===== design.v =====
`timescale 1ns / 1ps
module complex_multiplier#(parameter INPUT_DATA_WIDTH = 16)
    (
        input  wire                                    i_clk,
        input  wire                                    i_rst,
        input  wire signed [INPUT_DATA_WIDTH-1:0]      i_real_h,
        input  wire signed [INPUT_DATA_WIDTH-1:0]      i_imag_h,
        input  wire signed [INPUT_DATA_WIDTH-1:0]      i_real_y,
        input  wire signed [INPUT_DATA_WIDTH-1:0]      i_imag_y,
        output reg  signed [INPUT_DATA_WIDTH*2:0]      o_real,
        output reg  signed [INPUT_DATA_WIDTH*2:0]      o_imag
    );
    reg signed [INPUT_DATA_WIDTH*2-1:0] ac;
    reg signed [INPUT_DATA_WIDTH*2-1:0] ad;
    reg signed [INPUT_DATA_WIDTH*2-1:0] cb;
    reg signed [INPUT_DATA_WIDTH*2-1:0] bd;
    always@(posedge i_clk) begin
        if(i_rst)begin
            o_real <= 0;
            o_imag <= 0;
            ac     <= 0;
            ad     <= 0;
            cb     <= 0;
            bd     <= 0;
        end         
        else begin
            ac <= i_real_h * i_real_y;
            ad <= i_real_h * i_imag_y;
            cb <= i_real_y * i_imag_h;
            bd <= i_imag_h * i_imag_y;
            o_real <= ac - bd;
            o_imag <= ad + cb;
        end
    end
endmodule

===== run.sh =====
#!/bin/bash
# the make line also repeats each setting of config.mk as NAME=value (left out here)
make -C /OpenROAD-flow-scripts/flow DESIGN_CONFIG=/design/flow/config.mk WORK_HOME=/design/flow/orfs CLKGATE_MAP_FILE= finish

===== config.mk =====
export PLATFORM = sky130hd
export DESIGN_NAME = complex_multiplier
export DESIGN_NICKNAME = complex_multiplier
export VERILOG_FILES = /design/flow/design.v
export SDC_FILE = /design/flow/constraint.sdc
export NUM_CORES = 4
export LEC_CHECK = 0
export CAP_MARGIN = 20
export CORE_MARGIN = 2
export CORE_UTILIZATION = 68
export CTS_CLUSTER_DIAMETER = 363
export CTS_CLUSTER_SIZE = 97
export PLACE_DENSITY = 0.38
export SLEW_MARGIN = 20

===== constraint.sdc =====
create_clock -name core_clock -period 7.22 [get_ports {i_clk}]
set_input_delay 1.4440 -clock core_clock [delete_from_list [all_inputs] [get_ports {i_clk}]]
set_output_delay 1.4440 -clock core_clock [all_outputs]
set_load 0.01 [all_outputs]

==> flow report, run 1 <==
============================================================================================
Number of global-route vias before repair .....................................        38.5k
Ys flop type ..................................................................      dfxtp_1
Pin count of the biggest net entering global routing ..........................           83
Category of the worst setup path launch point ................................. primary input
Time the final worst path needs with I/O delays and setup .....................      7.13 ns
Start point of the worst min-delay path .......................................        bd[0]
Worst R2R End .................................................................   o_imag[30]
Post-synth seq share ..........................................................       0.0824
Critical R2R Launch ...........................................................        ad[0]
Via count .....................................................................        37.6k
First-pass GRT wire length ....................................................    204000 um
Worst hold slack ..............................................................     0.498 ns
Area of the core region .......................................................  68600 sq um
Synthesized area divided by synthesized cell count ............................   9.09 sq um
Relative area change from synthesis to final layout ...........................        20.3%
Cell with the most instances on the worst path ................................         fa_1
Final count of pins violating max slew ........................................            0
Mux frac, synth ...............................................................      0.00162
Die ar. .......................................................................  71500 sq um
DRC viols .....................................................................            0
Cell area after synthesis .....................................................  47200 sq um
X dimension of the die ........................................................       267 um
Data required, critical path ..................................................      7.60 ns
Clock-pin transition on the worst setup and hold timing paths .................      0.10 ns
Last weighted congestion value of the routability-driven placer ...............        0.946
Non-Filler Instances ..........................................................         6751
Number of setup violations in the final report ................................            0
Clock Skew ....................................................................    0.0226 ns
Area fraction in xor and xnor cells ...........................................       0.0297
DIE HEIGHT ....................................................................       267 um
Yosys aoi share ...............................................................       0.0634
Overall routing resource usage ................................................        0.372
Number of nets in the finished design .........................................         7313
Maximum capacitance violations ................................................            0
Number of cells on the worst reg-to-reg path ..................................           11
Crit-path slowest cell ........................................................         fa_1
Number of standard-cell rows in the floorplan .................................           96
Starting DRC count in detailed routing ........................................         3054
Synth Area in Adders ..........................................................        0.550
Leading cell types by total area after synthesis .............................. fa_1 (45%), ha_1 (10%), inv_1 (9.6%), dfxtp_1 (8.2%), and2_1 (6.8%)
Launch point of the worst path ................................................  i_imag_h[7]
Setup ws final ................................................................    0.0870 ns
Antenna Nets Post-Route .......................................................            0
Nets at Floorplan .............................................................         6697
Crit share post-route .........................................................        0.988
Number of buffer cells added on primary ports .................................          131
Dominant cell by count in the synthesized netlist .............................        inv_1
Worst Hold Endpoint ...........................................................    o_real[0]
Synthesis area per yosys ......................................................  47200 sq um
Clock buffer count from CTS ...................................................           17
Async set or reset register ratio after synthesis .............................            0
Number of enable flip-flop cells ..............................................            0
Cells after Synth .............................................................         5189
Setup crit end ................................................................       bd[30]
Peak clock frequency supported by timing ......................................      140 MHz
Cell types with the highest counts after synthesis ............................ inv_1 (1204), fa_1 (1050), nand2_1 (531)
Count of cell instances traversed by the critical path ........................           25
Outcome .......................................................................  timing/DRC/antenna clean
Number of different library cells in the post-synthesis netlist ...............           73
Basic-gate share of the synthesized area counting and, or, nand and nor cells .        0.160
Slowest Stage Delay on Critical Path ..........................................      0.55 ns
Maximum level of the CTS H-tree ...............................................            4
Clock latency on the worst-skew pair ..........................................      0.51 ns
Yosys reg bits ................................................................          194
Ratio of routed vias to standard cells ........................................         5.56
Crit path max fanout ..........................................................           12
Crit-path leading delay family ................................................  adder cells
Clk sink count ................................................................          194
Worst path buffer plus inverter count .........................................            8
Fin. Hold Viols ...............................................................            0
Critical Path Sink Type .......................................................    flip-flop
Log Warnings ..................................................................           30
HP Class ......................................................................   reg -> reg
Number of search-and-repair iterations in the first detailed-routing pass .....            6
Effective utilization at floorplan ............................................        0.688
Placed wire-length estimate ...................................................    102000 um
Placement Setup Slack .........................................................     -1.08 ns
DP Cell Count .................................................................         6603
Normalized max-slew margin ....................................................        0.214
Boundary pin count ............................................................          132
Maximum clock insertion buffer count ..........................................            2
Number of instances on the worst hold path ....................................            2
Max-area cell share ...........................................................        0.446
Critical Setup Path Class .....................................................    in -> reg
Number of warnings printed during yosys synthesis .............................            1
TritonCTS clock tree ..........................................................          yes
Cell count in the Yosys report ................................................         5189
Slew @ Worst Pin ..............................................................      1.17 ns
Antenna violations before repair ..............................................           10
Clock Root Buffer .............................................................    clkbuf_16
Reg-to-reg slack, setup .......................................................      2.94 ns
CP arrival ....................................................................      7.52 ns
Synth logic family ............................................................  adder cells
Global route overflow .........................................................            0
WL/cell .......................................................................      19.5 um
Post-synth top area cell ......................................................         fa_1
Post-detailed-routing wire length .............................................    132000 um
============================================================================================
-- routing by layer --
| layer | global-route usage | share of wire |
|---|---|---|
| met5 | 0 | 0.00040 |
| met4 | 0.160 | 0.059 |
| met3 | 0.0616 | 0.095 |
| met2 | 0.579 | 0.45 |
| met1 | 0.522 | 0.39 |
-- metrics by stage --
stage                     area (sq um)  setup TNS [ns]   util
after floorplan                  47200         -0.0293      -
after global placement           53900          -24.74  0.786
after detailed placement         53900          -32.43  0.786
after CTS                        55400         -0.0708  0.807
after global routing             56800          -0.274  0.827
final                            56800               0  0.828
-- timing repair --
action | CTS | global route
buffers inserted | 37 | 53
pin swaps | 42 | 105
resized | 111 | 198
hold buffers | 0 | 0
hold endpoints to repair | 0 | 0
setup endpoints to repair | 27 | 49
cloned | 10 | 19
-- cell type report --
type	count	area (sq um)
fill	4259	11800
antenna	3	7.51
tap	931	1160
inverter	1204	4530
multi-input combinational	3573	38500
timing repair buffer	815	8030
clock buffer	17	425
sequential	194	3880
clock inverter	14	163
==> inputs of run 2 (changes only) <==
ABC_AREA = 1   (was unset)
CELL_PAD_IN_SITES_DETAIL_PLACEMENT = 2   (was unset)
CELL_PAD_IN_SITES_GLOBAL_PLACEMENT = 1   (was unset)
CORE_ASPECT_RATIO = 1.28   (was unset)
CORE_UTILIZATION = 53   (was 68)
CTS_CLUSTER_DIAMETER = unset   (was 363)
CTS_CLUSTER_SIZE = 59   (was 97)
GPL_TIMING_DRIVEN = 1   (was unset)
PLACE_DENSITY = unset   (was 0.38)
PLACE_DENSITY_LB_ADDON = 0.14   (was unset)
clock period = 7.72 ns   (was 7.22 ns; I/O delays follow)
==> run 2 against run 1 <==
  * The run now fails in detailed placement
  * Die area rose by 42%
  * Synthesized cell count rose by 40%
  * Area after synthesis grew 11%
==> flow report, run 2 <==
============================================================================================
Leading cell types by total area after synthesis .............................. fa_1 (40%), inv_1 (15%), nand2_1 (15%), ha_1 (9.4%), dfxtp_1 (7.4%)   was fa_1 (45%), ha_1 (10%), inv_1 (9.6%), dfxtp_1 (8.2%), and2_1 (6.8%)
Basic-gate share of the synthesized area counting and, or, nand and nor cells .        0.217   was 0.160
Last weighted congestion value of the routability-driven placer ...............        0.971   was 0.946
Number of enable flip-flop cells ..............................................            0   unchanged
Number of standard-cell rows in the floorplan .................................          130   was 96
Nets at Floorplan .............................................................         8784   was 6697
Effective utilization at floorplan ............................................        0.534   was 0.688
Stop err ...................................................................... [ERROR DPL-0033] detailed placement checks failed during check placement.
Outcome ....................................................................... did not finish   was timing/DRC/antenna clean
Yosys reg bits ................................................................          194   unchanged
Yosys aoi share ...............................................................       0.0424   was 0.0634
Halt point of the flow ........................................................ detailed placement
Die ar. ....................................................................... 101000 sq um   was 71500 sq um
Synth Area in Adders ..........................................................        0.495   was 0.550
Post-synth seq share ..........................................................       0.0742   was 0.0824
Boundary pin count ............................................................          132   unchanged
Area fraction in xor and xnor cells ...........................................      0.00151   was 0.0297
Cell count in the Yosys report ................................................         7276   was 5189
Post-synth top area cell ......................................................         fa_1   unchanged
Synthesized area divided by synthesized cell count ............................   7.20 sq um   was 9.09 sq um
Mux frac, synth ...............................................................            0   was 0.00162
Ys flop type ..................................................................      dfxtp_1   unchanged
DIE HEIGHT ....................................................................       360 um   was 267 um
X dimension of the die ........................................................       282 um   was 267 um
Async set or reset register ratio after synthesis .............................            0   unchanged
Number of buffer cells added on primary ports .................................          131   unchanged
Number of different library cells in the post-synthesis netlist ...............           36   was 73
Max-area cell share ...........................................................        0.402   was 0.446
Cell types with the highest counts after synthesis ............................ inv_1 (2152), nand2_1 (2097), fa_1 (1050)   was inv_1 (1204), fa_1 (1050), nand2_1 (531)
Area of the core region .......................................................  98100 sq um   was 68600 sq um
Cells after Synth .............................................................         7276   was 5189
Synthesis area per yosys ......................................................  52400 sq um   was 47200 sq um
Dominant cell by count in the synthesized netlist .............................        inv_1   unchanged
Cell area after synthesis .....................................................  52400 sq um   was 47200 sq um
Number of warnings printed during yosys synthesis .............................            1   unchanged
Synth logic family ............................................................  adder cells   unchanged
============================================================================================
[run 2: metrics by stage]
step	setup WS (ns)	instances	hold slack (ns)	TNS [ns]
after floorplan	0.913	7276	0.478	0
after global placement	-0.0488	8655	0.485	-0.0488
==> inputs of run 3 (changes only) <==
CAP_MARGIN = 15   (was 20)
CELL_PAD_IN_SITES_DETAIL_PLACEMENT = unset   (was 2)
CELL_PAD_IN_SITES_GLOBAL_PLACEMENT = unset   (was 1)
CORE_ASPECT_RATIO = unset   (was 1.28)
CORE_UTILIZATION = 40   (was 53)
CTS_CLUSTER_SIZE = 55   (was 59)
GPL_ROUTABILITY_DRIVEN = 1   (was unset)
GPL_TIMING_DRIVEN = unset   (was 1)
MIN_ROUTING_LAYER = met2   (was unset)
PLACE_DENSITY_LB_ADDON = unset   (was 0.14)
TNS_END_PERCENT = 90   (was unset)
clock period = 8.47 ns   (was 7.72 ns; I/O delays follow)
==> run 3 against run 2 <==
  * Now clean on timing, DRC and antenna
  * Area after synthesis unchanged
  * Die area up 32%
  * Synthesized cell count did not move
==> flow report, run 3 <==
============================================================================================
Starting DRC count in detailed routing ........................................        11.1k
Overall routing resource usage ................................................        0.374
Critical Setup Path Class .....................................................    in -> reg
Synthesis area per yosys ......................................................  52400 sq um   unchanged
DRC viols .....................................................................            0
Crit-path leading delay family ................................................  adder cells
Maximum level of the CTS H-tree ...............................................            4
Number of instances on the worst hold path ....................................            2
Data required, critical path ..................................................      8.85 ns
Worst path buffer plus inverter count .........................................            8
Number of setup violations in the final report ................................            0
RSZ-0062 raised after global routing ..........................................        false
Number of standard-cell rows in the floorplan .................................          132   was 130
Fin. Hold Viols ...............................................................            0
Area of the core region ....................................................... 130000 sq um   was 98100 sq um
Yosys reg bits ................................................................          194   unchanged
Relative area change from synthesis to final layout ...........................        8.67%
Clock Root Buffer .............................................................    clkbuf_16
Pin count of the biggest net entering global routing ..........................           64
Async set or reset register ratio after synthesis .............................            0   unchanged
Number of cells on the worst reg-to-reg path ..................................           14
Cts hold-fix bufs .............................................................            0
Ys flop type ..................................................................      dfxtp_1   unchanged
Clock buffer count from CTS ...................................................           17
Number of search-and-repair iterations in the first detailed-routing pass .....           14
Boundary pin count ............................................................          132   unchanged
Cell types with the highest counts after synthesis ............................ inv_1 (2152), nand2_1 (2097), fa_1 (1050)   unchanged
Antenna violations before repair ..............................................            2
Final count of pins violating max slew ........................................            0
Number of buffer cells added on primary ports .................................          131   unchanged
Antenna Nets Post-Route .......................................................            0
Number of enable flip-flop cells ..............................................            0   unchanged
Clock latency on the worst-skew pair ..........................................      0.55 ns
X dimension of the die ........................................................       366 um   was 282 um
Synthesized area divided by synthesized cell count ............................   7.20 sq um   unchanged
Peak clock frequency supported by timing ......................................      126 MHz
Global route overflow .........................................................            0
Crit share post-route .........................................................        0.939
Dominant cell by count in the synthesized netlist .............................        inv_1   unchanged
Clock Skew ....................................................................    0.0236 ns
Placed wire-length estimate ...................................................    128000 um
Number of warnings printed during yosys synthesis .............................            1   unchanged
Crit path max fanout ..........................................................           15
Total placed instance area ....................................................  56300 sq um
Basic-gate share of the synthesized area counting and, or, nand and nor cells .        0.217   unchanged
Clk sink count ................................................................          194
Ordered cell list for the critical path ....................................... clkdlybuf4s50_1, buf_4, nand2_1, inv_1, fa_1, inv_1, fa_1, fa_1, inv_1, fa_1, fa_1, inv_1, fa_1, inv_1, ha_1, nand2_1, inv_1, a21oi_1, nand2_1, a21oi_1, nand2_1, nand2_1, nand2_1, nor2_1
Cell area after synthesis .....................................................  52400 sq um   unchanged
Post-route setup TNS ..........................................................         0 ns
Start point of the worst min-delay path .......................................        bd[0]
Outcome .......................................................................  timing/DRC/antenna clean   was did not finish
Launch point of the worst path ................................................  i_real_y[5]
Category of the worst setup path launch point ................................. primary input
Post-detailed-routing wire length .............................................    162000 um
Slew @ Worst Pin ..............................................................      1.07 ns
Final standard cell area without fillers ......................................  56900 sq um
Worst hold slack ..............................................................     0.522 ns
Max-area cell share ...........................................................        0.402   unchanged
Effective utilization at floorplan ............................................        0.404   was 0.534
Area fraction in xor and xnor cells ...........................................      0.00151   unchanged
Last weighted congestion value of the routability-driven placer ...............         1.02   was 0.971
Critical Path Sink Type .......................................................    flip-flop
Leading cell types by total area after synthesis .............................. fa_1 (40%), inv_1 (15%), nand2_1 (15%), ha_1 (9.4%), dfxtp_1 (7.4%)   unchanged
Post-cts sizing count .........................................................            0
Normalized max-slew margin ....................................................        0.287
Via count .....................................................................        60.3k
Number of different library cells in the post-synthesis netlist ...............           36   unchanged
Cells after Synth .............................................................         7276   unchanged
WL/cell .......................................................................      17.8 um
Count of cell instances traversed by the critical path ........................           24
Time the final worst path needs with I/O delays and setup .....................      7.96 ns
Slowest Stage Delay on Critical Path ..........................................      0.98 ns
DIE HEIGHT ....................................................................       366 um   was 360 um
Crit-path slowest cell ........................................................ clkdlybuf4s50_1
Number of nets in the finished design .........................................         8838
Ratio of routed vias to standard cells ........................................         6.63
Setup crit end ................................................................       ac[23]
Filler Cells Inserted .........................................................        13.4k
First-pass GRT wire length ....................................................    261000 um
Reg-to-reg slack, setup .......................................................      5.91 ns
Worst R2R End .................................................................   o_imag[18]
Nets at Floorplan .............................................................         8784   unchanged
Die ar. ....................................................................... 134000 sq um   was 101000 sq um
Critical R2R Launch ...........................................................        ad[0]
Post-synth seq share ..........................................................       0.0742   unchanged
TritonCTS clock tree ..........................................................          yes
Setup fix buffers added after clock tree synthesis ............................            0
HP Class ......................................................................   reg -> reg
Mux frac, synth ...............................................................            0   unchanged
Synth Area in Adders ..........................................................        0.495   unchanged
Clock-pin transition on the worst setup and hold timing paths .................      0.08 ns
Cell count in the Yosys report ................................................         7276   unchanged
Synth logic family ............................................................  adder cells   unchanged
Log Warnings ..................................................................           27
Maximum clock insertion buffer count ..........................................            2
Maximum capacitance violations ................................................            0
Post-synth top area cell ......................................................         fa_1   unchanged
Worst Hold Endpoint ...........................................................    o_real[0]
Yosys aoi share ...............................................................       0.0424   unchanged
Number of global-route vias before repair .....................................        68.4k
CP arrival ....................................................................      8.33 ns
============================================================================================
-- run 3: final cells by class --
class / count / area (sq um) / share of cell area
repair buffers: 248 / 2520 / 0.0444
multi-input cells: 4716 / 39600 / 0.696
flip-flops and latches: 194 / 3880 / 0.0683
clock buffers: 17 / 425 / 0.00748
well taps: 1742 / 2180 / 0.0383
clock inverters: 14 / 165 / 0.00290
inverters: 2153 / 8090 / 0.142
diodes: 18 / 45.0 / 0.000792
-- run 3: through the flow --
stage	util	cells	setup WS [ns]
floorplan	-	7276	1.51
global placement	0.434	9053	0.330
detailed placement	0.434	9053	0.380
CTS	0.438	9084	0.937
global route	0.438	9085	0.263
finish	0.439	9102	0.515
-- run 3: layer usage --
layer,global-route usage,up-vias,part of all wire
li1,-,20700,-
met1,-,22800,0
met2,0.431,15000,0.48
met3,0.539,1720,0.43
met4,0.0575,17,0.092
met5,0.00712,-,0.0019
==> inputs of run 4 (changes only) <==
ABC_AREA = unset   (was 1)
CAP_MARGIN = 30   (was 15)
CORE_UTILIZATION = 68   (was 40)
CTS_CLUSTER_SIZE = 32   (was 55)
GPL_ROUTABILITY_DRIVEN = unset   (was 1)
MIN_ROUTING_LAYER = unset   (was met2)
TNS_END_PERCENT = unset   (was 90)
clock period = 6.34 ns   (was 8.47 ns; I/O delays follow)
==> run 4 against run 3 <==
  * Now fails the layout checks on negative setup slack
  * Utilization is 46 points higher
  * Cell area is 8.0% higher
  * Worst hold slack got worse by 0.024 ns
  * Critical path depth unchanged
  * Wire length rose by 11%
  * Clock skew rose by 0.0060 ns
  * First-iteration DRC count is 54% lower
  * Highest routed layer unchanged
==> flow report, run 4 <==
============================================================================================
Crit share post-route .........................................................         1.24   was 0.939
Number of enable flip-flop cells ..............................................            0   unchanged
Synth logic family ............................................................  adder cells   unchanged
Normalized max-slew margin ....................................................        0.370   was 0.287
Starting DRC count in detailed routing ........................................         5103   was 11.1k
Number of different library cells in the post-synthesis netlist ...............           73   was 36
DRT met1 WL ...................................................................     56400 um   was 0 um
Launch point of the worst path ................................................ i_imag_h[14]   was i_real_y[5]
Via count .....................................................................        43.1k   was 60.3k
Critical Path Sink Type .......................................................    flip-flop   unchanged
CP arrival ....................................................................      8.21 ns   was 8.33 ns
Maximum level of the CTS H-tree ...............................................            4   unchanged
Maximum clock insertion buffer count ..........................................            2   unchanged
Filler Cells Inserted .........................................................         3017   was 13.4k
Slowest Stage Delay on Critical Path ..........................................      0.97 ns   was 0.98 ns
Mux frac, synth ...............................................................      0.00162   was 0
Worst path buffer plus inverter count .........................................            8   unchanged
Worst R2R End .................................................................   o_real[30]   was o_imag[18]
First-pass GRT wire length ....................................................    239000 um   was 261000 um
Ordered cell list for the critical path ....................................... buf_2, bufbuf_16, nand2_1, fa_1, fa_1, inv_2, fa_2, fa_1, fa_1, inv_1, fa_1, inv_2, ha_4, a21o_1, a2111oi_4, o311ai_4, a41oi_2, buf_6, buf_6, nor2_4, a21oi_2, xor2_1, buf_4, nor2_4   was clkdlybuf4s50_1, buf_4, nand2_1, inv_1, fa_1, inv_1, fa_1, fa_1, inv_1, fa_1, fa_1, inv_1, fa_1, inv_1, ha_1, nand2_1, inv_1, a21oi_1, nand2_1, a21oi_1, nand2_1, nand2_1, nand2_1, nor2_1
Clock Skew ....................................................................    0.0296 ns   was 0.0236 ns
Critical Setup Path Class .....................................................    in -> reg   unchanged
Crit-path leading delay family ................................................  adder cells   unchanged
Final count of pins violating max slew ........................................            0   unchanged
Peak clock frequency supported by timing ......................................      128 MHz
Final standard cell area without fillers ......................................  61500 sq um   was 56900 sq um
Routed met2 length ............................................................     75700 um   was 77400 um
Post-detailed-routing wire length .............................................    179000 um   was 162000 um
TritonCTS clock tree ..........................................................          yes   unchanged
Antenna Nets Post-Route .......................................................            0   unchanged
Routed wl met3 ................................................................     27100 um   was 69300 um
Setup ws final ................................................................     -1.50 ns   was 0.515 ns
Dominant cell by count in the synthesized netlist .............................        inv_1   unchanged
Synthesized area divided by synthesized cell count ............................   9.09 sq um   was 7.20 sq um
Number of nets in the finished design .........................................         7538   was 8838
Violated layout checks ........................................................ negative setup slack
X dimension of the die ........................................................       267 um   was 366 um
Non-Filler Instances ..........................................................         6983   was 9102
Count of cell instances traversed by the critical path ........................           24   unchanged
Number of standard-cell rows in the floorplan .................................           96   was 132
Area fraction in xor and xnor cells ...........................................       0.0297   was 0.00151
Basic-gate share of the synthesized area counting and, or, nand and nor cells .        0.160   was 0.217
DP Cell Count .................................................................         6662   was 9053
Synthesis area per yosys ......................................................  47200 sq um   was 52400 sq um
Ys flop type ..................................................................      dfxtp_1   unchanged
Clock buffer count from CTS ...................................................           17   unchanged
Relative area change from synthesis to final layout ...........................        30.3%   was 8.67%
Category of the worst setup path launch point ................................. primary input   unchanged
Post-synth top area cell ......................................................         fa_1   unchanged
Data required, critical path ..................................................      6.71 ns   was 8.85 ns
Yosys aoi share ...............................................................       0.0634   was 0.0424
Number of global-route vias before repair .....................................        43.8k   was 68.4k
Synth Area in Adders ..........................................................        0.550   was 0.495
Clock Root Buffer .............................................................    clkbuf_16   unchanged
Cell area after synthesis .....................................................  47200 sq um   was 52400 sq um
Time the final worst path needs with I/O delays and setup .....................      7.84 ns
Fin. Hold Viols ...............................................................            0   unchanged
Number of instances on the worst hold path ....................................            2   unchanged
HP Class ......................................................................   reg -> reg   unchanged
Cell count in the Yosys report ................................................         5189   was 7276
Boundary pin count ............................................................          132   unchanged
Crit path max fanout ..........................................................            8   was 15
Log Warnings ..................................................................           35   was 27
Total placed instance area ....................................................  55100 sq um   was 56300 sq um
Leading cell types by total area after synthesis .............................. fa_1 (45%), ha_1 (10%), inv_1 (9.6%), dfxtp_1 (8.2%), and2_1 (6.8%)   was fa_1 (40%), inv_1 (15%), nand2_1 (15%), ha_1 (9.4%), dfxtp_1 (7.4%)
Die ar. .......................................................................  71500 sq um   was 134000 sq um
DIE HEIGHT ....................................................................       267 um   was 366 um
Global route overflow .........................................................            0   unchanged
Overall routing resource usage ................................................        0.447   was 0.374
Last weighted congestion value of the routability-driven placer ...............        0.953   was 1.02
Clock-pin transition on the worst setup and hold timing paths .................      0.08 ns   about the same
Ratio of routed vias to standard cells ........................................         6.18   was 6.63
Worst hold slack ..............................................................     0.498 ns   was 0.522 ns
Number of buffer cells added on primary ports .................................          131   unchanged
Critical R2R Launch ...........................................................       bd[11]   was ad[0]
Number of setup violations in the final report ................................           66   was 0
Clock latency on the worst-skew pair ..........................................      0.52 ns   was 0.55 ns
WL/cell .......................................................................      25.7 um   was 17.8 um
Cell types with the highest counts after synthesis ............................ inv_1 (1204), fa_1 (1050), nand2_1 (531)   was inv_1 (2152), nand2_1 (2097), fa_1 (1050)
Placed wire-length estimate ...................................................    108000 um   was 128000 um
Reg-to-reg slack, setup .......................................................      2.50 ns   was 5.91 ns
Nets at Floorplan .............................................................         6697   was 8784
Cell with the most instances on the worst path ................................         fa_1
Start point of the worst min-delay path .......................................        bd[0]   unchanged
Number of cells on the worst reg-to-reg path ..................................           11   was 14
Slew @ Worst Pin ..............................................................     0.936 ns   was 1.07 ns
Top layer reached by signal wires .............................................         met5   unchanged
Area of the core region .......................................................  68600 sq um   was 130000 sq um
Outcome ....................................................................... complete, but fails checks   was timing/DRC/antenna clean
Setup crit end ................................................................       cb[24]   was ac[23]
Antenna violations before repair ..............................................           19   was 2
Yosys reg bits ................................................................          194   unchanged
Max-area cell share ...........................................................        0.446   was 0.402
Post-synth seq share ..........................................................       0.0824   was 0.0742
Effective utilization at floorplan ............................................        0.688   was 0.404
DRC viols .....................................................................            0   unchanged
Number of warnings printed during yosys synthesis .............................            1   unchanged
Placement Setup Slack .........................................................     -1.52 ns   was 0.380 ns
Worst Hold Endpoint ...........................................................    o_real[0]   unchanged
Pin count of the biggest net entering global routing ..........................          139   was 64
Async set or reset register ratio after synthesis .............................            0   unchanged
RSZ-0062 raised after global routing ..........................................         true   was false
Clk sink count ................................................................          194   unchanged
Number of search-and-repair iterations in the first detailed-routing pass .....           13   was 14
Maximum capacitance violations ................................................            0   unchanged
Cts hold-fix bufs .............................................................            0   unchanged
Crit-path slowest cell ........................................................         fa_1   was clkdlybuf4s50_1
Cells after Synth .............................................................         5189   was 7276
Post-route setup TNS ..........................................................    -46.32 ns   was 0 ns
============================================================================================
-- run 4: area by class of cell --
type | instances | area (sq um) | share of cell area
timing repair buffer | 1040 | 10600 | 0.173
sequential | 194 | 3880 | 0.0632
tap | 931 | 1160 | 0.0190
clock inverter | 14 | 163 | 0.00265
antenna | 10 | 25.0 | 0.000407
inverter | 1204 | 4550 | 0.0740
clock buffer | 17 | 425 | 0.00692
multi-input combinational | 3573 | 40600 | 0.661
-- run 4: stage by stage --
step	util
2_1_floorplan	-
3_3_place_gp	0.803
3_5_place_dp	0.803
4_1_cts	0.872
5_1_grt	0.896
6_report	0.896
-- run 4: per-layer routing --
metal | track usage | vias to the layer above
met5 | 0 | -
met4 | 0.321 | 29
met3 | 0.127 | 1530
met2 | 0.690 | 3581
met1 | 0.541 | 20800
li1 | - | 17200
-- run 4: timing repair --
| action | in CTS | in global routing |
|---|---|---|
| pin swaps | 308 | 313 |
| cloned | 28 | 1 |
| endpoints found under the setup margin | 75 | 70 |
| setup buffers | 192 | 86 |
| resized | 781 | 344 |
==> inputs of run 5 (changes only) <==
CAP_MARGIN = 20   (was 30)
CORE_UTILIZATION = 25   (was 68)
CTS_CLUSTER_SIZE = unset   (was 32)
clock period = 11.3 ns   (was 6.34 ns; I/O delays follow)
==> run 5 against run 4 <==
  * Now clean on timing, DRC and antenna
  * Final cell count is 11% higher
  * Non-clock buffer count shrank 820
  * Wire length decreased by 25%
  * Area after synthesis is the same
  * Clock-buffer cell count unchanged
  * First-iteration DRC count decreased by 59%
  * Sequential cell count unchanged
==> flow report, run 5 <==
============================================================================================
X dimension of the die ........................................................       438 um   was 267 um
Boundary pin count ............................................................          132   unchanged
Number of instances on the worst hold path ....................................            2   unchanged
Post-cts sizing count .........................................................            0   was 781
Mux frac, synth ...............................................................      0.00162   unchanged
Antenna violations before repair ..............................................           17   was 19
Number of global-route vias before repair .....................................        37.2k   was 43.8k
Crit share post-route .........................................................        0.829   was 1.24
Cts hold-fix bufs .............................................................            0   unchanged
Relative area change from synthesis to final layout ...........................        10.5%   was 30.3%
Setup fix buffers added after clock tree synthesis ............................            0   was 192
Number of search-and-repair iterations in the first detailed-routing pass .....            5   was 13
Synth Area in Adders ..........................................................        0.550   unchanged
Critical R2R Launch ...........................................................        ad[3]   was bd[11]
Ordered cell list for the critical path ....................................... clkdlybuf4s50_1, buf_4, nand2_1, fa_1, inv_1, fa_1, inv_1, fa_1, inv_1, fa_1, fa_1, inv_1, fa_1, inv_1, ha_1, o21a_1, o21a_1, o21ai_0, a2111oi_0, a211oi_1, o21ai_0, a31oi_1, xor2_1, nor2_1   was buf_2, bufbuf_16, nand2_1, fa_1, fa_1, inv_2, fa_2, fa_1, fa_1, inv_1, fa_1, inv_2, ha_4, a21o_1, a2111oi_4, o311ai_4, a41oi_2, buf_6, buf_6, nor2_4, a21oi_2, xor2_1, buf_4, nor2_4
Cell types with the highest counts after synthesis ............................ inv_1 (1204), fa_1 (1050), nand2_1 (531)   unchanged
Async set or reset register ratio after synthesis .............................            0   unchanged
Clock Root Buffer .............................................................    clkbuf_16   unchanged
Worst Hold Endpoint ...........................................................    o_real[0]   unchanged
Antenna Nets Post-Route .......................................................            0   unchanged
Normalized max-slew margin ....................................................        0.206   was 0.370
Cells after Synth .............................................................         5189   unchanged
Area fraction in xor and xnor cells ...........................................       0.0297   unchanged
Yosys reg bits ................................................................          194   unchanged
Clock-pin transition on the worst setup and hold timing paths .................      0.10 ns   was 0.08 ns
Data required, critical path ..................................................     11.69 ns   was 6.71 ns
Pin count of the biggest net entering global routing ..........................           70   was 139
HP Class ......................................................................   reg -> reg   unchanged
Ys flop type ..................................................................      dfxtp_1   unchanged
Effective utilization at floorplan ............................................        0.251   was 0.688
Slew @ Worst Pin ..............................................................      1.16 ns   was 0.936 ns
Clk sink count ................................................................          194   unchanged
Crit-path leading delay family ................................................  adder cells   unchanged
Synth logic family ............................................................  adder cells   unchanged
Area of the core region ....................................................... 188000 sq um   was 68600 sq um
Filler Cells Inserted .........................................................        19.8k   was 3017
Post-synth top area cell ......................................................         fa_1   unchanged
Number of enable flip-flop cells ..............................................            0   unchanged
Worst path buffer plus inverter count .........................................            7   was 8
Post-detailed-routing wire length .............................................    135000 um   was 179000 um
Post-synth seq share ..........................................................       0.0824   unchanged
Clock Skew ....................................................................    0.0350 ns   was 0.0296 ns
TritonCTS clock tree ..........................................................          yes   unchanged
WL/cell .......................................................................      17.5 um   was 25.7 um
Nets at Floorplan .............................................................         6697   unchanged
Start point of the worst min-delay path .......................................        bd[0]   unchanged
Post-route setup TNS ..........................................................         0 ns   was -46.32 ns
DIE HEIGHT ....................................................................       438 um   was 267 um
Clock latency on the worst-skew pair ..........................................      0.53 ns   was 0.52 ns
Number of buffer cells added on primary ports .................................          131   unchanged
CP arrival ....................................................................      9.76 ns   was 8.21 ns
Maximum level of the CTS H-tree ...............................................            4   unchanged
Starting DRC count in detailed routing ........................................         2071   was 5103
Placed wire-length estimate ...................................................    112000 um   was 108000 um
Clock buffer count from CTS ...................................................           17   unchanged
Worst R2R End .................................................................   o_imag[31]   was o_real[30]
Number of setup violations in the final report ................................            0   was 66
Last weighted congestion value of the routability-driven placer ...............        0.888   was 0.953
Launch point of the worst path ................................................  i_real_y[7]   was i_imag_h[14]
DRC viols .....................................................................            0   unchanged
Log Warnings ..................................................................           26   was 35
Basic-gate share of the synthesized area counting and, or, nand and nor cells .        0.160   unchanged
Die ar. ....................................................................... 192000 sq um   was 71500 sq um
Core occupancy in the finished layout .........................................        0.278   was 0.896
Number of standard-cell rows in the floorplan .................................          159   was 96
Category of the worst setup path launch point ................................. primary input   unchanged
Max-area cell share ...........................................................        0.446   unchanged
Setup crit end ................................................................       ac[23]   was cb[24]
Cell count in the Yosys report ................................................         5189   unchanged
Crit path max fanout ..........................................................           17   was 8
Reg-to-reg slack, setup .......................................................      7.86 ns   was 2.50 ns
Maximum clock insertion buffer count ..........................................            2   unchanged
Count of cell instances traversed by the critical path ........................           24   unchanged
Critical Setup Path Class .....................................................    in -> reg   unchanged
Peak clock frequency supported by timing ......................................      107 MHz
Ratio of routed vias to standard cells ........................................         4.41   was 6.18
Number of nets in the finished design .........................................         6718   was 7538
Maximum capacitance violations ................................................            0   unchanged
Cell with the most instances on the worst path ................................         fa_1   unchanged
Slowest Stage Delay on Critical Path ..........................................      1.19 ns   was 0.97 ns
Fin. Hold Viols ...............................................................            0   unchanged
Outcome .......................................................................  timing/DRC/antenna clean   was complete, but fails checks
Time the final worst path needs with I/O delays and setup .....................      9.37 ns
Final count of pins violating max slew ........................................            0   unchanged
Number of cells on the worst reg-to-reg path ..................................           10   was 11
Yosys aoi share ...............................................................       0.0634   unchanged
Global route overflow .........................................................            0   unchanged
Leading cell types by total area after synthesis .............................. fa_1 (45%), ha_1 (10%), inv_1 (9.6%), dfxtp_1 (8.2%), and2_1 (6.8%)   unchanged
Overall routing resource usage ................................................        0.145   was 0.447
Number of warnings printed during yosys synthesis .............................            1   unchanged
Via count .....................................................................        34.0k   was 43.1k
Synthesized area divided by synthesized cell count ............................   9.09 sq um   unchanged
Cell area after synthesis .....................................................  47200 sq um   unchanged
Synthesis area per yosys ......................................................  47200 sq um   unchanged
First-pass GRT wire length ....................................................    217000 um   was 239000 um
Crit-path slowest cell ........................................................ clkdlybuf4s50_1   was fa_1
Number of different library cells in the post-synthesis netlist ...............           73   unchanged
Critical Path Sink Type .......................................................    flip-flop   unchanged
Dominant cell by count in the synthesized netlist .............................        inv_1   unchanged
RSZ-0062 raised after global routing ..........................................        false   was true
============================================================================================
-- run 5: through the flow --
| stage | worst slack (ns) | cells | cell area [sq um] | hold WS, ns |
|---|---|---|---|---|
| floorplan | 3.09 | 5189 | 47200 | 0.478 |
| global placement | 1.69 | 7686 | 51400 | 0.512 |
| detailed placement | 1.57 | 7686 | 51400 | 0.524 |
| CTS | 2.15 | 7718 | 52100 | 0.535 |
| global route | 1.68 | 7718 | 52100 | 0.554 |
| finish | 1.93 | 7719 | 52100 | 0.529 |
-- run 5: layout make-up --
cell class / instances / area, sq um / share of cell area
diodes: 1 / 2.50 / 0.0000480
clock buffers: 17 / 425 / 0.00816
clock inverters: 15 / 259 / 0.00497
inverters: 1204 / 4520 / 0.0867
multi-input cells: 3573 / 37900 / 0.728
flip-flops and latches: 194 / 3880 / 0.0745
well taps: 2495 / 3120 / 0.0599
repair buffers: 220 / 1980 / 0.0380
-- run 5: metal layers --
layer | vias up | global-route usage | share of wire
li1 | 15500 | - | -
met1 | 17400 | 0.187 | 0.43
met2 | 941 | 0.247 | 0.47
met3 | 195 | 0.0226 | 0.059
met4 | 26 | 0.0494 | 0.038
met5 | - | 0 | 0.0013
==> inputs of run 6 (changes only) <==
ABC_AREA = 1   (was unset)
CORE_UTILIZATION = 40   (was 25)
HOLD_SLACK_MARGIN = -0.06   (was unset)
MAX_ROUTING_LAYER = met4   (was unset)
PLACE_DENSITY_LB_ADDON = 0.22   (was unset)
TNS_END_PERCENT = 45   (was unset)
clock period = 6.29 ns   (was 11.3 ns; I/O delays follow)
==> run 6 against run 5 <==
  * Wire length up 30%
  * Final cell count is 26% higher
  * Worst setup slack worse by 1.8 ns
  * Cell area grew 24%
  * Sequential share of layout area decreased by 1.4 points
  * Non-clock buffer count grew 663
  * Sequential cell count unchanged
  * First-iteration DRC count up 73%
  * Clock-buffer cell count did not move
  * Clock skew fell by 0.018 ns
==> flow report, run 6 <==
============================================================================================
Crit-path leading delay family ................................................  adder cells   unchanged
CP arrival ....................................................................      6.55 ns   was 9.76 ns
Worst R2R End .................................................................   o_imag[30]   was o_imag[31]
Post-synth top area cell ......................................................         fa_1   unchanged
Post-detailed-routing wire length .............................................    176000 um   was 135000 um
Critical R2R Launch ...........................................................        ad[0]   was ad[3]
Effective utilization at floorplan ............................................        0.404   was 0.251
DRC viols .....................................................................            0   unchanged
Number of global-route vias before repair .....................................        47.0k   was 37.2k
Clock-pin transition on the worst setup and hold timing paths .................      0.08 ns   was 0.10 ns
WL/cell .......................................................................      18.1 um   was 17.5 um
Max-area cell share ...........................................................        0.402   was 0.446
Boundary pin count ............................................................          132   unchanged
Global route overflow .........................................................            0   unchanged
Synth Area in Adders ..........................................................        0.495   was 0.550
Synth logic family ............................................................  adder cells   unchanged
Worst Hold Endpoint ...........................................................    o_real[0]   unchanged
Clock buffer count from CTS ...................................................           17   unchanged
Slew @ Worst Pin ..............................................................     0.774 ns   was 1.16 ns
Number of search-and-repair iterations in the first detailed-routing pass .....            6   was 5
Time the final worst path needs with I/O delays and setup .....................      6.12 ns
Last weighted congestion value of the routability-driven placer ...............        0.938   was 0.888
Pin count of the biggest net entering global routing ..........................           64   was 70
Relative area change from synthesis to final layout ...........................        23.6%   was 10.5%
Maximum level of the CTS H-tree ...............................................            4   unchanged
Antenna violations before repair ..............................................            1   was 17
Cells after Synth .............................................................         7276   was 5189
Number of instances on the worst hold path ....................................            2   unchanged
Clock latency on the worst-skew pair ..........................................      0.55 ns   was 0.53 ns
Ratio of routed vias to standard cells ........................................         4.78   was 4.41
Core occupancy in the finished layout .........................................        0.499   was 0.278
Number of different library cells in the post-synthesis netlist ...............           36   was 73
Cts hold-fix bufs .............................................................            0   unchanged
Critical Path Sink Type .......................................................    flip-flop   unchanged
Clock Root Buffer .............................................................    clkbuf_16   unchanged
Final count of pins violating max slew ........................................            0   unchanged
Placement Setup Slack .........................................................    -0.867 ns   was 1.57 ns
Cell area after synthesis .....................................................  52400 sq um   was 47200 sq um
Diode count ...................................................................            0   was 1
Nets at Floorplan .............................................................         8784   was 6697
Outcome .......................................................................  timing/DRC/antenna clean   unchanged
TritonCTS clock tree ..........................................................          yes   unchanged
Setup crit end ................................................................       cb[31]   was ac[23]
Leading cell types by total area after synthesis .............................. fa_1 (40%), inv_1 (15%), nand2_1 (15%), ha_1 (9.4%), dfxtp_1 (7.4%)   was fa_1 (45%), ha_1 (10%), inv_1 (9.6%), dfxtp_1 (8.2%), and2_1 (6.8%)
Filler Cells Inserted .........................................................        12.8k   was 19.8k
Category of the worst setup path launch point ................................. primary input   unchanged
Ys flop type ..................................................................      dfxtp_1   unchanged
Starting DRC count in detailed routing ........................................         3579   was 2071
Total placed instance area ....................................................  61200 sq um   was 51400 sq um
Number of enable flip-flop cells ..............................................            0   unchanged
Reg-to-reg slack, setup .......................................................      3.76 ns   was 7.86 ns
Cell count in the Yosys report ................................................         7276   was 5189
Placed wire-length estimate ...................................................    136000 um   was 112000 um
Normalized max-slew margin ....................................................        0.484   was 0.206
Start point of the worst min-delay path .......................................        bd[0]   unchanged
Mux frac, synth ...............................................................            0   was 0.00162
Basic-gate share of the synthesized area counting and, or, nand and nor cells .        0.217   was 0.160
Dominant cell by count in the synthesized netlist .............................        inv_1   unchanged
Number of cells on the worst reg-to-reg path ..................................           14   was 10
Area of the core region ....................................................... 130000 sq um   was 188000 sq um
Fin. Hold Viols ...............................................................            0   unchanged
Crit path max fanout ..........................................................           14   was 17
Synthesized area divided by synthesized cell count ............................   7.20 sq um   was 9.09 sq um
Log Warnings ..................................................................           27   was 26
Overall routing resource usage ................................................        0.254   was 0.145
Post-synth seq share ..........................................................       0.0742   was 0.0824
First-pass GRT wire length ....................................................    260000 um   was 217000 um
Number of warnings printed during yosys synthesis .............................            1   unchanged
Synthesis area per yosys ......................................................  52400 sq um   was 47200 sq um
Async set or reset register ratio after synthesis .............................            0   unchanged
Setup ws final ................................................................     0.173 ns   was 1.93 ns
Launch point of the worst path ................................................ i_imag_h[11]   was i_real_y[7]
Yosys aoi share ...............................................................       0.0424   was 0.0634
Clock Skew ....................................................................    0.0167 ns   was 0.0350 ns
Final standard cell area without fillers ......................................  64700 sq um   was 52100 sq um
DIE HEIGHT ....................................................................       366 um   was 438 um
Maximum clock insertion buffer count ..........................................            2   unchanged
Number of standard-cell rows in the floorplan .................................          132   was 159
Crit-path slowest cell ........................................................         fa_1   was clkdlybuf4s50_1
Slowest Stage Delay on Critical Path ..........................................      0.57 ns   was 1.19 ns
Via count .....................................................................        46.4k   was 34.0k
Die ar. ....................................................................... 134000 sq um   was 192000 sq um
Yosys reg bits ................................................................          194   unchanged
Number of nets in the finished design .........................................         9473   was 6718
Worst path buffer plus inverter count .........................................            8   was 7
Cell with the most instances on the worst path ................................         fa_1   unchanged
Critical Setup Path Class .....................................................    in -> reg   unchanged
Clk sink count ................................................................          194   unchanged
Cell types with the highest counts after synthesis ............................ inv_1 (2152), nand2_1 (2097), fa_1 (1050)   was inv_1 (1204), fa_1 (1050), nand2_1 (531)
Count of cell instances traversed by the critical path ........................           25   was 24
Number of buffer cells added on primary ports .................................          131   unchanged
Antenna Nets Post-Route .......................................................            0   unchanged
Crit share post-route .........................................................        0.972   was 0.829
X dimension of the die ........................................................       366 um   was 438 um
Peak clock frequency supported by timing ......................................      163 MHz
Data required, critical path ..................................................      6.72 ns   was 11.69 ns
HP Class ......................................................................   reg -> reg   unchanged
Maximum capacitance violations ................................................            0   unchanged
Area fraction in xor and xnor cells ...........................................      0.00151   was 0.0297
Number of setup violations in the final report ................................            0   unchanged
============================================================================================
==> run 6: what timing repair did <==
item,in CTS,in global routing
setup endpoints to repair,54,86
resized,108,322
pin swaps,22,110
gates cloned,6,39
buffers inserted,9,30
==> run 6: final cells by class <==
cell class	instances	area, sq um	area share
multi-input cells	4716	41000	0.633
well taps	1742	2180	0.0337
flip-flops and latches	194	3880	0.0600
clock buffers	17	425	0.00658
inverters	2153	8090	0.125
repair buffers	883	9010	0.139
clock inverters	15	146	0.00226
==> run 6: routing by layer <==
metal,part of all wire,up-vias,track usage
li1,-,22100,-
met5,0,-,-
met2,0.46,1396,0.406
met1,0.44,22700,0.351
met4,0.026,0,0.0531
met3,0.076,211,0.0259
==> run 6: through the flow <==
| step | cells | TNS [ns] | hold slack, ns |
|---|---|---|---|
| global placement | 9604 | -53.39 | 0.498 |
| finish | 9720 | 0 | 0.501 |
| detailed placement | 9604 | -54.33 | 0.493 |
| global route | 9720 | -0.0209 | 0.540 |
| CTS | 9651 | -0.0894 | 0.507 |
| floorplan | 7276 | 0 | 0.478 |
==> inputs of run 7 (changes only) <==
ABC_AREA = unset   (was 1)
CAP_MARGIN = 5   (was 20)
CELL_PAD_IN_SITES_GLOBAL_PLACEMENT = 0   (was unset)
CORE_ASPECT_RATIO = 0.92   (was unset)
CORE_UTILIZATION = 72   (was 40)
CTS_CLUSTER_DIAMETER = 349   (was unset)
CTS_CLUSTER_SIZE = 39   (was unset)
HOLD_SLACK_MARGIN = unset   (was -0.06)
MAX_ROUTING_LAYER = unset   (was met4)
PLACE_DENSITY = 0.64   (was unset)
PLACE_DENSITY_LB_ADDON = unset   (was 0.22)
SETUP_SLACK_MARGIN = 1.14   (was unset)
SLEW_MARGIN = 5   (was 20)
TNS_END_PERCENT = unset   (was 45)
clock period = 3.95 ns   (was 6.29 ns; I/O delays follow)
==> run 7 against run 6 <==
  * The run now fails in global routing
  * Area after synthesis decreased by 9.9%
  * Die area decreased by 49%
  * Synthesized cell count decreased by 29%
==> flow report, run 7 <==
============================================================================================
Cts hold-fix bufs .............................................................            0   unchanged
Synth logic family ............................................................  adder cells   unchanged
Dominant cell by count in the synthesized netlist .............................        inv_1   unchanged
Maximum clock insertion buffer count ..........................................            2   unchanged
Area fraction in xor and xnor cells ...........................................       0.0297   was 0.00151
X dimension of the die ........................................................       271 um   was 366 um
Effective utilization at floorplan ............................................        0.731   was 0.404
Overall routing resource usage ................................................        0.682
Leading cell types by total area after synthesis .............................. fa_1 (45%), ha_1 (10%), inv_1 (9.6%), dfxtp_1 (8.2%), and2_1 (6.8%)   was fa_1 (40%), inv_1 (15%), nand2_1 (15%), ha_1 (9.4%), dfxtp_1 (7.4%)
Halt point of the flow ........................................................ global routing
Post-synth top area cell ......................................................         fa_1   unchanged
Mux frac, synth ...............................................................      0.00162   was 0
Global route overflow .........................................................           13
Ys flop type ..................................................................      dfxtp_1   unchanged
Placed wire-length estimate ...................................................    111000 um   was 136000 um
Synthesis area per yosys ......................................................  47200 sq um   was 52400 sq um
Boundary pin count ............................................................          132   unchanged
Clock buffer count from CTS ...................................................           17   unchanged
Maximum level of the CTS H-tree ...............................................            4   unchanged
Placement Setup Slack .........................................................     -3.52 ns   was -0.867 ns
Number of standard-cell rows in the floorplan .................................           89   was 132
Number of warnings printed during yosys synthesis .............................            1   unchanged
Synthesized area divided by synthesized cell count ............................   9.09 sq um   was 7.20 sq um
Stop err ...................................................................... [ERROR GRT-0116] Global routing finished with congestion. Check the congestion regions in the DRC Viewer.
Max-area cell share ...........................................................        0.446   was 0.402
Nets at Floorplan .............................................................         6697   was 8784
Number of buffer cells added on primary ports .................................          131   unchanged
Synth Area in Adders ..........................................................        0.550   was 0.495
Async set or reset register ratio after synthesis .............................            0   unchanged
Cell types with the highest counts after synthesis ............................ inv_1 (1204), fa_1 (1050), nand2_1 (531)   was inv_1 (2152), nand2_1 (2097), fa_1 (1050)
Cell area after synthesis .....................................................  47200 sq um   was 52400 sq um
DIE HEIGHT ....................................................................       249 um   was 366 um
Outcome ....................................................................... did not finish   was timing/DRC/antenna clean
Clock Root Buffer .............................................................    clkbuf_16   unchanged
Yosys aoi share ...............................................................       0.0634   was 0.0424
Cell count in the Yosys report ................................................         5189   was 7276
Number of enable flip-flop cells ..............................................            0   unchanged
Clk sink count ................................................................          194   unchanged
Last weighted congestion value of the routability-driven placer ...............        0.943   was 0.938
Area of the core region .......................................................  64500 sq um   was 130000 sq um
Basic-gate share of the synthesized area counting and, or, nand and nor cells .        0.160   was 0.217
Number of different library cells in the post-synthesis netlist ...............           73   was 36
Cells after Synth .............................................................         5189   was 7276
Post-synth seq share ..........................................................       0.0824   was 0.0742
Yosys reg bits ................................................................          194   unchanged
Die ar. .......................................................................  67600 sq um   was 134000 sq um
============================================================================================
-- run 7: through the flow --
step	std cells	TNS (ns)	area [sq um]
after floorplan	5189	-143.12	50200
after global placement	6640	-265.14	56500
after detailed placement	6640	-277.34	56500
after CTS	6882	-171.50	61400
-- run 7: layer usage --
layer | GRT overflow | track usage
met1 | 0 | 0.686
met3 | 0 | 0.468
met2 | 7 | 0.902
met4 | 6 | 0.656
met5 | 0 | 0.185
-- run 7: timing repair --
action / 4_1_cts
cloned: 29
setup buffers: 181
setup endpoints to repair: 140
pin swaps: 300
resized: 795
==> inputs of run 8 (changes only) <==
CAP_MARGIN = 20   (was 5)
CELL_PAD_IN_SITES_GLOBAL_PLACEMENT = unset   (was 0)
CORE_ASPECT_RATIO = unset   (was 0.92)
CTS_CLUSTER_DIAMETER = unset   (was 349)
CTS_CLUSTER_SIZE = unset   (was 39)
HOLD_SLACK_MARGIN = -0.08   (was unset)
MAX_ROUTING_LAYER = met4   (was unset)
PLACE_DENSITY = unset   (was 0.64)
SETUP_SLACK_MARGIN = unset   (was 1.14)
SLEW_MARGIN = 20   (was 5)
clock period = 6.69 ns   (was 3.95 ns; I/O delays follow)
==> run 8 against run 7 <==
  * The flow again stops in global routing
  * Synthesized cell count unchanged
  * Area after synthesis unchanged
  * Die area is essentially flat
==> flow report, run 8 <==
============================================================================================
Outcome ....................................................................... did not finish   unchanged
Halt point of the flow ........................................................ global routing   unchanged
Number of warnings printed during yosys synthesis .............................            1   unchanged
Number of different library cells in the post-synthesis netlist ...............           73   unchanged
Last weighted congestion value of the routability-driven placer ...............        0.975   was 0.943
Area of the core region .......................................................  64600 sq um   was 64500 sq um
Cells after Synth .............................................................         5189   unchanged
Synthesized area divided by synthesized cell count ............................   9.09 sq um   unchanged
Placed wire-length estimate ...................................................    102000 um   was 111000 um
Clock Root Buffer .............................................................    clkbuf_16   unchanged
Leading cell types by total area after synthesis .............................. fa_1 (45%), ha_1 (10%), inv_1 (9.6%), dfxtp_1 (8.2%), and2_1 (6.8%)   unchanged
Synth Area in Adders ..........................................................        0.550   unchanged
Mux frac, synth ...............................................................      0.00162   unchanged
Cell count in the Yosys report ................................................         5189   unchanged
Cell area after synthesis .....................................................  47200 sq um   unchanged
Maximum level of the CTS H-tree ...............................................            4   unchanged
Post-synth top area cell ......................................................         fa_1   unchanged
Effective utilization at floorplan ............................................        0.730   was 0.731
Die ar. .......................................................................  67600 sq um   about the same
X dimension of the die ........................................................       260 um   was 271 um
Ys flop type ..................................................................      dfxtp_1   unchanged
Max-area cell share ...........................................................        0.446   unchanged
Number of enable flip-flop cells ..............................................            0   unchanged
Clk sink count ................................................................          194   unchanged
Synthesis area per yosys ......................................................  47200 sq um   unchanged
Basic-gate share of the synthesized area counting and, or, nand and nor cells .        0.160   unchanged
DIE HEIGHT ....................................................................       260 um   was 249 um
Cell types with the highest counts after synthesis ............................ inv_1 (1204), fa_1 (1050), nand2_1 (531)   unchanged
Clock buffer count from CTS ...................................................           17   unchanged
Boundary pin count ............................................................          132   unchanged
Dominant cell by count in the synthesized netlist .............................        inv_1   unchanged
DP Cell Count .................................................................         6545   was 6640
Cts hold-fix bufs .............................................................            0   unchanged
Yosys reg bits ................................................................          194   unchanged
Nets at Floorplan .............................................................         6697   unchanged
Number of buffer cells added on primary ports .................................          131   unchanged
Maximum clock insertion buffer count ..........................................            2   unchanged
Number of standard-cell rows in the floorplan .................................           93   was 89
Synth logic family ............................................................  adder cells   unchanged
Post-synth seq share ..........................................................       0.0824   unchanged
Area fraction in xor and xnor cells ...........................................       0.0297   unchanged
Yosys aoi share ...............................................................       0.0634   unchanged
Async set or reset register ratio after synthesis .............................            0   unchanged
============================================================================================
==> run 8: timing repair <==
| action | in CTS |
|---|---|
| cloned | 23 |
| endpoints found under the setup margin | 63 |
| pin swaps | 213 |
| buffers inserted | 180 |
| resized | 547 |
==> run 8: stage by stage <==
step	hold WS, ns	instance area, sq um	worst slack (ns)	utilization
after CTS	0.510	58100	-0.142	0.900
after detailed placement	0.493	54200	-1.30	0.839
after global placement	0.488	54200	-1.09	0.839
after floorplan	0.478	47600	-0.281	-
==> inputs of run 9 (changes only) <==
CORE_ASPECT_RATIO = 1.86   (was unset)
CORE_UTILIZATION = 63   (was 72)
CTS_CLUSTER_DIAMETER = 323   (was unset)
CTS_CLUSTER_SIZE = 47   (was unset)
GPL_ROUTABILITY_DRIVEN = 0   (was unset)
HOLD_SLACK_MARGIN = unset   (was -0.08)
MAX_ROUTING_LAYER = unset   (was met4)
PLACE_DENSITY_LB_ADDON = 0.24   (was unset)
SETUP_SLACK_MARGIN = 2.95   (was unset)
TNS_END_PERCENT = 70   (was unset)
clock period = 13.3 ns   (was 6.69 ns; I/O delays follow)
==> run 9 against run 8 <==
  * Die area up 14%
  * Synthesized cell count unchanged
  * Now clean on timing, DRC and antenna
  * Area after synthesis unchanged
==> flow report, run 9 <==
============================================================================================
Clock buffer count from CTS ...................................................           17   unchanged
Overall routing resource usage ................................................        0.323
TritonCTS clock tree ..........................................................          yes
Clock Root Buffer .............................................................    clkbuf_16   unchanged
Maximum level of the CTS H-tree ...............................................            4   unchanged
Die ar. .......................................................................  77200 sq um   was 67600 sq um
Starting DRC count in detailed routing ........................................         2129
Placed wire-length estimate ...................................................     92300 um   was 102000 um
Mux frac, synth ...............................................................      0.00162   unchanged
Antenna Nets Post-Route .......................................................            0
Async set or reset register ratio after synthesis .............................            0   unchanged
Antenna violations before repair ..............................................            5
Global route hottest layer ....................................................         met2
Crit share post-route .........................................................        0.718
Count of cell instances traversed by the critical path ........................           23
Number of enable flip-flop cells ..............................................            0   unchanged
Final count of pins violating max slew ........................................            0
Effective utilization at floorplan ............................................        0.637   was 0.730
Cell area after synthesis .....................................................  47200 sq um   unchanged
Category of the worst setup path launch point ................................. primary input
Crit-path leading delay family ................................................  adder cells
Post-synth top area cell ......................................................         fa_1   unchanged
Start point of the worst min-delay path .......................................        bd[0]
Clock latency on the worst-skew pair ..........................................      0.51 ns
Post-synth seq share ..........................................................       0.0824   unchanged
Ordered cell list for the critical path ....................................... clkdlybuf4s50_1, buf_4, and2_1, inv_1, fa_1, inv_1, fa_1, fa_1, fa_1, fa_1, inv_1, fa_1, inv_1, ha_1, and2_1, and3_1, nor2b_1, and3_1, a311oi_1, a21oi_1, o41a_1, o21ai_0, nor3b_1
Maximum clock insertion buffer count ..........................................            2   unchanged
Ys flop type ..................................................................      dfxtp_1   unchanged
Critical Setup Path Class .....................................................    in -> reg
Cell count in the Yosys report ................................................         5189   unchanged
Fin. Hold Viols ...............................................................            0
Normalized max-slew margin ....................................................        0.368
Setup crit end ................................................................       ad[31]
Number of standard-cell rows in the floorplan .................................          136   was 93
Cell with the most instances on the worst path ................................         fa_1
Critical R2R Launch ...........................................................        ad[1]
Peak clock frequency supported by timing ......................................      105 MHz
Worst R2R End .................................................................   o_imag[29]
Post-detailed-routing wire length .............................................    117000 um
Outcome .......................................................................  timing/DRC/antenna clean   was did not finish
Synth Area in Adders ..........................................................        0.550   unchanged
Slew @ Worst Pin ..............................................................     0.936 ns
Data required, critical path ..................................................     13.72 ns
Area of the core region .......................................................  74000 sq um   was 64600 sq um
Reg-to-reg slack, setup .......................................................      9.57 ns
Leading cell types by total area after synthesis .............................. fa_1 (45%), ha_1 (10%), inv_1 (9.6%), dfxtp_1 (8.2%), and2_1 (6.8%)   unchanged
Number of search-and-repair iterations in the first detailed-routing pass .....            5
DIE HEIGHT ....................................................................       377 um   was 260 um
Dominant cell by count in the synthesized netlist .............................        inv_1   unchanged
Critical Path Sink Type .......................................................    flip-flop
Maximum capacitance violations ................................................            0
Cells after Synth .............................................................         5189   unchanged
Area fraction in xor and xnor cells ...........................................       0.0297   unchanged
Synth logic family ............................................................  adder cells   unchanged
Ratio of routed vias to standard cells ........................................         5.65
Crit-path slowest cell ........................................................ clkdlybuf4s50_1
Post-route setup TNS ..........................................................         0 ns
Worst path buffer plus inverter count .........................................            6
WL/cell .......................................................................      18.9 um
Global route overflow .........................................................            0
Log Warnings ..................................................................           28
RSZ-0062 raised after global routing ..........................................        false
Relative area change from synthesis to final layout ...........................        5.89%
Synthesis area per yosys ......................................................  47200 sq um   unchanged
DRC viols .....................................................................            0
Worst Hold Endpoint ...........................................................    o_real[0]
Core occupancy in the finished layout .........................................        0.675
Number of different library cells in the post-synthesis netlist ...............           73   unchanged
Launch point of the worst path ................................................ i_real_h[15]
Number of nets in the finished design .........................................         6692
Max-area cell share ...........................................................        0.446   unchanged
Crit path max fanout ..........................................................           20
Pin count of the biggest net entering global routing ..........................          158
Clock Skew ....................................................................    0.0191 ns
Clock-pin transition on the worst setup and hold timing paths .................      0.08 ns
Nets at Floorplan .............................................................         6697   unchanged
Global routing usage on met3 ..................................................       0.0327
Number of warnings printed during yosys synthesis .............................            1   unchanged
First-pass GRT wire length ....................................................    192000 um
HP Class ......................................................................   reg -> reg
Number of global-route vias before repair .....................................        38.3k
Clk sink count ................................................................          194   unchanged
Yosys aoi share ...............................................................       0.0634   unchanged
Cell types with the highest counts after synthesis ............................ inv_1 (1204), fa_1 (1050), nand2_1 (531)   unchanged
Number of setup violations in the final report ................................            0
Synthesized area divided by synthesized cell count ............................   9.09 sq um   unchanged
CP arrival ....................................................................      9.96 ns
Met2 usage ....................................................................        0.571
Yosys reg bits ................................................................          194   unchanged
Slowest Stage Delay on Critical Path ..........................................      0.83 ns
Time the final worst path needs with I/O delays and setup .....................      9.54 ns
Number of cells on the worst reg-to-reg path ..................................           10
Boundary pin count ............................................................          132   unchanged
Number of buffer cells added on primary ports .................................          131   unchanged
Number of instances on the worst hold path ....................................            2
Basic-gate share of the synthesized area counting and, or, nand and nor cells .        0.160   unchanged
Setup fix buffers added after clock tree synthesis ............................            0   was 180
Post-cts sizing count .........................................................            0   was 547
Routing usage on met1 .........................................................        0.365
Via count .....................................................................        34.8k
Placement Setup Slack .........................................................      3.35 ns   was -1.30 ns
Cts hold-fix bufs .............................................................            0   unchanged
X dimension of the die ........................................................       205 um   was 260 um
Setup ws final ................................................................      3.76 ns
============================================================================================
run 9: area by class of cell:
cell class	instances	area (sq um)
clock buffers	18	429
multi-input cells	3573	37900
clock inverters	14	175
flip-flops and latches	194	3880
inverters	1204	4520
repair buffers	194	1770
well taps	966	1210
fillers	6003	24100
diodes	4	10.0
run 9: metrics by stage:
| stage | std cells | cell area (sq um) | hold WS, ns |
|---|---|---|---|
| finish | 6167 | 49900 | 0.504 |
| global route | 6167 | 49900 | 0.529 |
| CTS | 6163 | 49900 | 0.509 |
| detailed placement | 6131 | 49300 | 0.497 |
| global placement | 6131 | 49300 | 0.483 |
| floorplan | 5189 | 47200 | 0.478 |
run 9: per-layer routing:
metal | part of all wire | wire [um]
met5 | 0.00024 | 28
met4 | 0.080 | 9340
met3 | 0.048 | 5610
met2 | 0.52 | 60700
met1 | 0.35 | 41000
